==> flow/design.v (excerpt) <==
module ALU_STAGE (
  input clock_in,
  input [31:0] a_in,
  input [31:0] b_in,
  input [3:0] uop_in,
  output [31:0] result_out
);
For scale: roughly 100 I/O pins.
Settings: LEC_CHECK=0, ABC_AREA=1, CAP_MARGIN=20, CELL_PAD_IN_SITES_GLOBAL_PLACEMENT=2, CORE_MARGIN=10, CORE_UTILIZATION=45, CTS_CLUSTER_DIAMETER=365, CTS_CLUSTER_SIZE=98, PLACE_DENSITY=0.39, SLEW_MARGIN=20; clock period 4.0 ns.
run.sh (not shown) runs the stock make flow with config.mk's settings and CLKGATE_MAP_FILE=.
The first run stopped in 3_3_place_gp.
Change:
Settings changed: ABC_AREA 1 to default, CORE_MARGIN 10 to 2, CORE_UTILIZATION 45 to 40, CTS_CLUSTER_DIAMETER 365 to 375, SETUP_SLACK_MARGIN from default to -0.29.
After rerunning: The new run ran to the end with no violations; synthesized cell count went down by 39%; synthesized area came out lower by 15%; die size goes down by 19%.
Change:
Settings changed: ABC_AREA from default to 1, CELL_PAD_IN_SITES_GLOBAL_PLACEMENT 2 to default, CORE_UTILIZATION 40 to 72, CTS_CLUSTER_DIAMETER 375 to 374, CTS_CLUSTER_SIZE 98 to 100, PLACE_DENSITY 0.39 to default, PLACE_DENSITY_LB_ADDON from default to 0.0, SETUP_SLACK_MARGIN -0.29 to default.
Clock period 4.0 ns to 2.68 ns, I/O delays scaled along.
The changed run completed and failed the layout checks on negative setup slack.
Total power climbs by about 60%.
Hold slack is better by 25 ps.
Combinational power climbs by about 70%.
Global-route usage climbs by 26 points.
Setup slack is worse by 250 ps.
Wire length climbs by 17%.
Sequential power climbs by about 47%.
Core utilization climbs by 35 points.
Non-clock buffer count drops by 7.
Final area climbs by 13%.
Change:
Settings changed: CORE_ASPECT_RATIO from default to 0.5, CTS_CLUSTER_DIAMETER 374 to 353, PLACE_DENSITY from default to 0.89, PLACE_DENSITY_LB_ADDON 0.0 to default, SETUP_SLACK_MARGIN from default to 0.22, TNS_END_PERCENT from default to 5.
Clock period 2.68 ns to 1.46 ns, I/O delays scaled along.
Result: Now the flow did not get past 3_5_place_dp on DPL-0033; area after synthesis is unchanged; die area rises slightly; synthesized cell count is unchanged.
Change:
Settings changed: ABC_AREA 1 to default, CELL_PAD_IN_SITES_GLOBAL_PLACEMENT from default to 2, CORE_ASPECT_RATIO 0.5 to default, CORE_UTILIZATION 72 to 40, CTS_CLUSTER_DIAMETER 353 to 365, PLACE_DENSITY 0.89 to default, PLACE_DENSITY_LB_ADDON from default to 0.1, SETUP_SLACK_MARGIN 0.22 to 0.76.
Clock period 1.46 ns to 4.0 ns, I/O delays scaled along.
Now the flow produced a clean layout.
Synthesized cell count falls by 39%.
Area after synthesis falls by 15%.
Die size rises by 52%.

The RTL this note starts from:
==> flow/design.v <==
module ALU_STAGE (
  input clock_in,
  input [31:0] a_in,
  input [31:0] b_in,
  input [3:0] uop_in,
  output [31:0] result_out
);
reg [31:0] a_q;
reg [31:0] b_q;
reg [3:0] uop_q;
reg [31:0] result_q;
wire [31:0] alu_result;
ALU #(.DATA_WIDTH(32)) alu0 (
  .a_data_in(a_q),
  .b_data_in(b_q),
  .uop_in(uop_q),
  .result_out(alu_result)
);
always @(posedge clock_in) begin
  a_q <= a_in;
  b_q <= b_in;
  uop_q <= uop_in;
  result_q <= alu_result;
end
assign result_out = result_q;
endmodule

module ALU
  #(parameter DATA_WIDTH = 32)(
    input [DATA_WIDTH-1:0]  a_data_in,  
    input [DATA_WIDTH-1:0]  b_data_in,  
    input [3:0]             uop_in,
    output reg [DATA_WIDTH-1:0] result_out
);
always@(*) begin
  case(uop_in)
    4'b0000: result_out = a_data_in + b_data_in;
    4'b0001: result_out = a_data_in - b_data_in;
    4'b0010: result_out = a_data_in|b_data_in;
    4'b0011: result_out = a_data_in&b_data_in;
    4'b0100: result_out = a_data_in^b_data_in;
    4'b1000: result_out = a_data_in;
    4'b1001: result_out = b_data_in;
    4'b1010: result_out = ($signed(a_data_in)<$signed(b_data_in))?32'd1:32'd0;
    4'b1011: result_out = (a_data_in<b_data_in)?32'd1:32'd0;
    4'b1101: result_out = $signed(a_data_in) >>> b_data_in[4:0];
    4'b1110: result_out = a_data_in >> b_data_in[4:0];
    4'b1111: result_out = a_data_in << b_data_in[4:0];
    default: result_out = 32'h00000000;
  endcase
end
endmodule
==> flow/config.mk <==
export PLATFORM = sky130hd
export DESIGN_NAME = ALU_STAGE
export DESIGN_NICKNAME = ALU_STAGE
export VERILOG_FILES = /design/flow/design.v
export SDC_FILE = /design/flow/constraint.sdc
export NUM_CORES = 4
export LEC_CHECK = 0
export ABC_AREA = 1
export CAP_MARGIN = 20
export CORE_ASPECT_RATIO = 0.5
export CORE_MARGIN = 2
export CORE_UTILIZATION = 72
export CTS_CLUSTER_DIAMETER = 353
export CTS_CLUSTER_SIZE = 100
export PLACE_DENSITY = 0.38
export SETUP_SLACK_MARGIN = 0.22
export SLEW_MARGIN = 20
export TNS_END_PERCENT = 5
==> flow/constraint.sdc <==
create_clock -name core_clock -period 1.46 [get_ports {clock_in}]
set_input_delay 0.2920 -clock core_clock [delete_from_list [all_inputs] [get_ports {clock_in}]]
set_output_delay 0.2920 -clock core_clock [all_outputs]
set_load 0.01 [all_outputs]
The starting point never finished: it broke off in detailed placement (3_5_place_dp) with DPL-0033.
Next try:
- ABC_AREA: 1 -> default
- CORE_ASPECT_RATIO: 0.5 -> default
- CORE_UTILIZATION: 72 -> 40
- CTS_CLUSTER_DIAMETER: 353 -> default
- CTS_CLUSTER_SIZE: 100 -> default
- PLACE_DENSITY: 0.38 -> default
- SETUP_SLACK_MARGIN: 0.22 -> default
- TNS_END_PERCENT: 5 -> default
- clock period: 1.46 -> 3.7 ns (I/O delays scaled with it)
After rerunning: Now the flow completed with no timing, DRC or antenna violations. Die size goes up by about 50%. Synthesized cell count goes down by about 40%. Area after synthesis goes down by 15%.
Next try:
- CAP_MARGIN: 20 -> 35
- CORE_UTILIZATION: 40 -> 68
- CTS_CLUSTER_DIAMETER: default -> 244
- CTS_CLUSTER_SIZE: default -> 52
- clock period: 3.7 -> 2.6 ns (I/O delays scaled with it)
The changed run aborted during global routing (5_1_grt).
Synthesized cell count stays the same.
Die size shrinks by well over a third.
Synthesized area stays the same.
Power and IR drop assume default switching activity.
